==> flow/design.v (excerpt) <==
module processor_main(
		input  clk, reset_n,                       
		input  [31:0] dmem_datain, 
		input  [31:0] imem_data,                   
		output [31:0] dmem_addr, dmem_dataout, PC,
		output dmem_rw, io_rw
   );
Settings: LEC_CHECK=0, CAP_MARGIN=20, CORE_MARGIN=2, CORE_UTILIZATION=70, CTS_CLUSTER_SIZE=35, SLEW_MARGIN=20; clock period 5.7 ns.
run.sh (not shown) runs the stock make flow with config.mk's settings and CLKGATE_MAP_FILE=.
The starting point stopped in global routing (5_1_grt) (GRT-0116).
Edit:
CORE_UTILIZATION = 40   (was 70)
CTS_CLUSTER_SIZE = not set   (was 35)
clock period = 11.0 ns   (was 5.7 ns; I/O delays follow)
Result: The changed run completed with no timing, DRC or antenna violations. Synthesized cell count stays the same. Die area goes up by 74%. Synthesized area stays the same.
Edit:
CORE_UTILIZATION = 65   (was 40)
clock period = 7.3 ns   (was 11.0 ns; I/O delays follow)
What happened: The new run died in global routing (5_1_grt) (ODB-0269). Synthesized cell count stays the same. Area after synthesis stays the same. Die size went down by well over a third.
Edit:
CORE_UTILIZATION = 70   (was 65)
CTS_CLUSTER_DIAMETER = 202   (was not set)
CTS_CLUSTER_SIZE = 36   (was not set)
clock period = 5.67 ns   (was 7.3 ns; I/O delays follow)
After rerunning:
- The new run died in global routing (5_1_grt) on GRT-0116
- die size goes down by about 7%
- synthesized area does not change
- synthesized cell count is unchanged


maple:
Starting RTL as in the previous note.
Settings: LEC_CHECK=0, CAP_MARGIN=0, CORE_MARGIN=2, CORE_UTILIZATION=70, CTS_CLUSTER_DIAMETER=34, CTS_CLUSTER_SIZE=18, SETUP_SLACK_MARGIN=0.99, SLEW_MARGIN=20; clock period 7.11 ns.
maple did not make it past 5_1_grt, where a tool error ended it.
Relative to maple, the following input files were edited for garnet:
- removing CTS_CLUSTER_SIZE (formerly 18)
- changing CAP_MARGIN from 0 to 20
- removing SETUP_SLACK_MARGIN (formerly 0.99)
- removing CTS_CLUSTER_DIAMETER (formerly 34)
- changing CORE_UTILIZATION from 70 to 56
- changing the clock period (ns, I/O delays scaled along) from 7.11 to 10.2
## What came out
Changes observed in garnet relative to maple: floorplan die width now larger, chip area now larger, post-detailed-placement half-perimeter wirelength now smaller.
Going from maple to garnet, count of instances resized after the clock tree is built shows a reduction of 193, final weighted congestion in routability-driven placement shows a reduction of about 12%.
From maple to garnet, CTS sink count did not move at all.
Number of clock buffers inserted by TritonCTS ends up higher on maple.
Of maple and garnet, only garnet finishes the flow clean.
maple did not finish; a tool error ended it in 5_1_grt.
Total cells reported by yosys after synthesis across maple and garnet: no real change.
Relative to maple, the placeable core region of garnet is higher by 25%.
The run showing the smaller die outline height is maple.
Between maple and garnet, the pre-placement core utilization is lower for garnet.
Input changes introduced in xenon (baseline for comparison: garnet):
- CORE_UTILIZATION: 56 -> 40
Notes after the runs:
- xenon | status: complete | timing, DRC, antenna: pass
- xenon ends up with a sequential share of layout area that is 0.52 points lower than in garnet.
- Diff garnet -> xenon | pin count of the biggest net entering global routing | decrease of 27%
- The critical path capture point comes out PFD_PC[19]$_DFF_PN0_ in one run and PFD_PC[15]$_DFF_PN0_ in the other, namely in xenon and garnet respectively.
- Compared with garnet, in xenon share of power burned in combinational logic went up 0.5 points; final critical-path required period fell by 290 ps.
For fjord, these inputs were changed with respect to xenon:
- CTS_CLUSTER_SIZE: unset -> 53
- CORE_UTILIZATION: 40 -> 66
- SETUP_SLACK_MARGIN: unset -> 1.46
- the clock period (ns, I/O delays scaled along): 10.2 -> 5.67
Notes after the runs:
As the logs show, fjord stopped at 5_1_grt after a tool error, so it never reached the end of the flow. Going from xenon to fjord, number of cells after detailed placement down about 4.3%; yosys-reported design area after synthesis flat; placement-stage worst setup slack down 2850 ps; sequential area share after synthesis flat. Floorplan core density: xenon and fjord compared, lower one is xenon. Count of cells resized by post-cts repair in fjord is 141 higher than in xenon.
The inputs of pepper differ from those of fjord as listed below.
- a deleted CTS_CLUSTER_SIZE that had been 53
- a deleted SETUP_SLACK_MARGIN that had been 1.46
- a change of CORE_UTILIZATION from 66 to 51
- a change of the clock period (ns, I/O delays scaled along) from 5.67 to 5.74
### Flow results
Ran to the end and failed final checks on negative setup slack: pepper. For core box area, dividing the value from pepper by the value from fjord gives 1.3. From fjord to pepper, synthesized chip area reported by yosys did not move at all. pepper vs fjord on number of placement rows: pepper is the higher one. Area after synthesis: fjord vs pepper — no meaningful difference. [compare] base=fjord new=pepper: total placed cells including tap cells picked up an extra 441; height of the chip picked up an extra 14%; post-detailed-placement cell area neither gained nor lost much; post-CTS resize count lost 79. On half-perimeter wire length after placement: between pepper and fjord, it ends up lower for pepper. For the die outline area, pepper came in about 30% higher than fjord did.
Input changes introduced in juniper (baseline for comparison: pepper):
- putting SETUP_SLACK_MARGIN at 2.27 where nothing was set
- swapping 51 for 40 in CORE_UTILIZATION
- swapping 5.74 for 10.2 in the clock period (ns, I/O delays scaled along)
### Flow results
- No stage failed in juniper, and the final checks on the layout all came back clean.
- Diff pepper -> juniper: total power consumption of the routed design went down; length of the first detailed-routing pass in iterations shrank by 4.
- Delta (juniper minus pepper): number of cells traversed by the worst register-to-register path -28; finished layout cell area lost 5.5%; routed wire length saw a decrease; antenna cell count increased 12.
Power and IR drop assume default switching activity.
